build 76:
## aoc_day2
module aoc_day2 (
    input         clock,
    input         reset,
    input  [63:0] data_value,
    input         data_valid,
    output        data_ready,
    output        result_valid,
    output [63:0] result_value
);
Size: roughly 3,100 cells after synthesis, about 400 flip-flops, ~130 I/O pins, about 24,000 µm² of cells after synthesis.
export LEC_CHECK = 0
export ABC_AREA = 0
export CAP_MARGIN = 20
export CORE_MARGIN = 2
export CORE_UTILIZATION = 72
export CTS_CLUSTER_DIAMETER = 400
export CTS_CLUSTER_SIZE = 95
export HOLD_SLACK_MARGIN = 0.3
export PLACE_DENSITY = 0.4
export SLEW_MARGIN = 20
export TNS_END_PERCENT = 10
create_clock -name core_clock -period 2.17 [get_ports {clock}]
run.sh (not shown) runs the stock make flow with config.mk's settings and CLKGATE_MAP_FILE=.
Flow for build 76 halted at 5_1_grt, error code GRT-0232.
What build 93 does differently from build 76 at the input level:
Settings: CTS_CLUSTER_SIZE no longer set, was 95; ABC_AREA no longer set, was 0; HOLD_SLACK_MARGIN no longer set, was 0.3; CORE_UTILIZATION now 64, was 72; PLACE_DENSITY no longer set, was 0.4; CTS_CLUSTER_DIAMETER no longer set, was 400; TNS_END_PERCENT no longer set, was 10; the clock period (ns, I/O delays scaled along) now 5.62, was 2.17.
Findings:
Build 93 ended with more overall chip area than build 76. Against build 76, build 93 comes in 5.9% higher on die extent in x. Build 93: no failed stages, no open violations at the end. Summary of build 93 over build 76: final weighted congestion in routability-driven placement fell 0.045; total number of H-tree levels grew by 1; count of hold-fix buffers inserted at cts fell by 1.
The inputs of build 42 differ from those of build 93 as listed below.
Settings: changing CORE_UTILIZATION from 64 to 63.
Notes after the runs:
Non-clock buffer count: build 42 > build 93
Total chip power for build 42 is lower than for build 93.
Lower met2 track utilization from global routing was reported by build 42, not build 93.
The wire length of build 42 falls short of that of build 93 by 240 µm.


Setup of job 703:
Starting RTL as in the previous note.
Settings: LEC_CHECK=0, CAP_MARGIN=20, CORE_ASPECT_RATIO=0.91, CORE_MARGIN=2, CORE_UTILIZATION=72, CTS_CLUSTER_DIAMETER=356, CTS_CLUSTER_SIZE=30, HOLD_SLACK_MARGIN=0.29, MIN_ROUTING_LAYER=met1, PLACE_DENSITY_LB_ADDON=0.0, SETUP_SLACK_MARGIN=-0.23, SLEW_MARGIN=30, TNS_END_PERCENT=85; clock period 2.38 ns.
Status: job 703 FAILED at clock tree synthesis (tool error)
The following lists how job 6994 was set up differently from job 703:
- clearing PLACE_DENSITY_LB_ADDON, which used to be 0.0
- putting PLACE_DENSITY at 0.37 where nothing was set
- clearing SETUP_SLACK_MARGIN, which used to be -0.23
- clearing CTS_CLUSTER_DIAMETER, which used to be 356
- clearing HOLD_SLACK_MARGIN, which used to be 0.29
- swapping 72 for 28 in CORE_UTILIZATION
- clearing CORE_ASPECT_RATIO, which used to be 0.91
- swapping 85 for 95 in TNS_END_PERCENT
- swapping 2.38 for 2.75 in the clock period (ns, I/O delays scaled along)
==> comparison <==
Job 6994: flow complete, layout not clean; failing: negative setup slack
Higher number of placed instances, taps included among job 703 and job 6994: job 6994
Diff job 6994..job 703 | count of mapped cells out of synthesis | unchanged
Delta (job 6994 minus job 703): post-synth area from yosys stat ~0 delta; area of the chip went up.
Job 6994: initial core utilization is 45 points lower than what job 703 reported.
Changes in job 1595 relative to job 6994:
- CORE_UTILIZATION now 72, was 28
- CTS_CLUSTER_DIAMETER now 50, previously not set
- PLACE_DENSITY now 0.66, was 0.37
- the clock period (ns, I/O delays scaled along) now 3.01, was 2.75
[summary]
- Across job 6994 and job 1595, no clean finish was achieved.
- No crash in job 1595: every stage finished, but the layout fails its final checks due to negative setup slack.
- Job 6994 → job 1595: first-pass GRT wire length went down, sequential share of layout area went up, area growth from synthesis to layout went down, wire length went down, worst setup margin went down.
- Measured against job 1595, the wire length per cell of job 6994 comes out at 0.820 times the reference value.
- Looking at capture point of the critical path, the aoc.invalid_sum[53] result is from job 6994; the aoc._36[10] one comes from job 1595.
- Compared with job 6994, job 1595 shows a lower power.
- Job 1595 vs. job 6994: sequential power now sits lower; critical path depth now sits higher; later-pin clock latency in the skew report now sits lower.
The inputs of job 8927 differ from those of job 1595 as listed below.
- PLACE_DENSITY: 0.66 -> unset
- CTS_CLUSTER_DIAMETER: 50 -> unset
- MIN_ROUTING_LAYER: met1 -> unset
- CTS_CLUSTER_SIZE: 30 -> unset
- TNS_END_PERCENT: 95 -> unset
- SLEW_MARGIN: 30 -> 20
- CORE_UTILIZATION: 72 -> 40
- the clock period (ns, I/O delays scaled along): 3.01 -> 5.0
## What came out
- Job 8927 has completed all stages; timing, DRC and antenna checks passed.
- Cmp job 1595 and job 8927 / register-to-register slack / lower: job 1595
- met5 as the uppermost layer routed was reported by job 1595, and met4 by job 8927.
- Higher met3 capacity usage during global routing among job 1595 and job 8927: job 1595
- Side by side, arrival time at the worst endpoint turned out higher in job 8927 than in job 1595.
> inputs changed (job 8927 -> job 8537)
- MIN_ROUTING_LAYER now met2, previously not set
- PLACE_DENSITY_LB_ADDON now 0.09, previously not set
- CTS_CLUSTER_DIAMETER now 66, previously not set
- ABC_AREA now 0, previously not set
- CORE_UTILIZATION now 41, was 40
==> comparison <==
The higher clock tree buffer count of the final layout came out of job 8537. Job 8537 ends up with a final core utilization that is 1.0 points higher than in job 8927. Job 8537 improves on job 8927 in worst supply voltage drop on vdd. Die extent in y: job 8537 vs job 8927 down 1.2%. Changes observed in job 8537 relative to job 8927: largest clock skew in the final design shows a reduction of 5.2 ps; post-route clock period utilization went up 4.4 points; clock group share of total power moved down; total met3 wirelength after detailed routing shows an increase of 790%. Job 8537 vs job 8927 on routing usage on met1: job 8537 is the lower one.
Here is what was changed in the inputs of job 1691 compared with job 8537.
- an added CORE_ASPECT_RATIO of 0.71
- a change of MIN_ROUTING_LAYER from met2 to met1
- a deleted CTS_CLUSTER_DIAMETER that had been 66
- an added GPL_ROUTABILITY_DRIVEN of 0
- an added CTS_CLUSTER_SIZE of 85
- an added CELL_PAD_IN_SITES_DETAIL_PLACEMENT of 1
- an added CELL_PAD_IN_SITES_GLOBAL_PLACEMENT of 1
- a change of CORE_UTILIZATION from 41 to 40
Between job 8537 and job 1691, critical path arrival decreased.
[compare] base=job 8537 new=job 1691: cell count about even, area of the core rose 0.0014 mm².
Via count ended up about 27% lower on job 1691 than on job 8537.
Diff job 8537 -> job 1691 | routed metal-1 wire length | increase of 39000 µm
Total routing resource utilization after global routing for job 1691: 11 points down relative to job 8537
Diff job 8537 -> job 1691: total chip power now larger; final critical delay including setup and external delays now smaller; average cell area after synthesis comparable.


job 8395:
Starting RTL as in the previous note.
export LEC_CHECK = 0
export ABC_AREA = 0
export CAP_MARGIN = 15
export CORE_MARGIN = 2
export CORE_UTILIZATION = 72
export CTS_CLUSTER_DIAMETER = 400
export CTS_CLUSTER_SIZE = 95
export PLACE_DENSITY = 0.4
export SLEW_MARGIN = 20
export TNS_END_PERCENT = 10
create_clock -name core_clock -period 2.17 [get_ports {clock}]
Status: job 8395 FAILED at global routing (tool error)
Setup changes, job 8395 to job 9582
Settings: clearing ABC_AREA, which used to be 0; clearing PLACE_DENSITY, which used to be 0.4; clearing CTS_CLUSTER_SIZE, which used to be 95; swapping 15 for 20 in CAP_MARGIN; swapping 72 for 40 in CORE_UTILIZATION; clearing CTS_CLUSTER_DIAMETER, which used to be 400; clearing TNS_END_PERCENT, which used to be 10; swapping 2.17 for 3.93 in the clock period (ns, I/O delays scaled along).
Results
Job 8395 failed in global routing with GRT-0183. Job 9582 closes out successfully: all stages finished, all timing, DRC and antenna checks passed. From job 8395 to job 9582 the numbers moved as follows: TritonCTS buffer count +39; number of buffers added for setup after CTS lost 30; global placer's final weighted congestion fell by 0.10; die area shows an increase of about 80%. Compared job 9582 against job 8395; area of the synthesized netlist per yosys stat within noise. Compared with job 8395, job 9582 shows a lower post-placement cell area. Between job 9582 and job 8395, it is job 9582 whose core region area is higher, by 81%. Re post-cts gate resize count: job 8395 was higher than job 9582. [compare] base=job 8395 new=job 9582: setup slack after placement rose 1360 ps, placed wire-length estimate after detailed placement fell 13%, area after synthesis about even.
> inputs changed (job 9582 -> job 5528)
Settings: PLACE_DENSITY_LB_ADDON now 0.09, previously not set; CTS_CLUSTER_SIZE now 85, previously not set; ABC_AREA now 1, previously not set; CELL_PAD_IN_SITES_GLOBAL_PLACEMENT now 1, previously not set; the clock period (ns, I/O delays scaled along) now 5.0, was 3.93.
==> comparison <==
Job 5528: all stages complete, timing, DRC and antenna checks passed. Job 5528 vs job 9582: final worst setup slack up. From job 9582 to job 5528 the numbers moved as follows: post-synthesis sequential area ratio moved down, number of placed cells counting well taps moved up. Comparing job 5528 and job 9582, share of the cycle needed by the critical path after routing is lower on job 5528.


Starting RTL as in the previous note.
clock: 2.65 ns
lec_check: 0
cap_margin: 40
core_margin: 2
core_utilization: 72
cts_cluster_diameter: 336
cts_cluster_size: 20
setup_slack_margin: -0.24
slew_margin: 20
The starting point did not get past global routing (5_1_grt).
Next try:
CAP_MARGIN = 0   (was 40)
CTS_CLUSTER_DIAMETER = 62   (was 336)
PLACE_DENSITY = 0.66   (was default)
SETUP_SLACK_MARGIN = default   (was -0.24)
clock period = 4.47 ns   (was 2.65 ns; I/O delays follow)
Now the flow went through all stages and came out clean.
Synthesized cell count stays the same.
Area after synthesis stays the same.
Die size stays the same.
Next try:
CAP_MARGIN = 20   (was 0)
CORE_UTILIZATION = 32   (was 72)
CTS_CLUSTER_DIAMETER = default   (was 62)
CTS_CLUSTER_SIZE = default   (was 20)
PLACE_DENSITY = default   (was 0.66)
clock period = 3.93 ns   (was 4.47 ns; I/O delays follow)
Result: Sequential cell count does not change. Utilization drops by 43 points. Setup slack degrades by 380 ps. Final area went up by a few percent. Sequential power increases by roughly a tenth. Routed wire length climbs by a few percent. Count of clock-buffer cells in the layout goes up by 33. Area after synthesis stays the same. Non-clock buffer count is higher by 21. Register-to-register slack loses 380 ps.
No activity file was given, so power comes from the tool's default toggle rates.
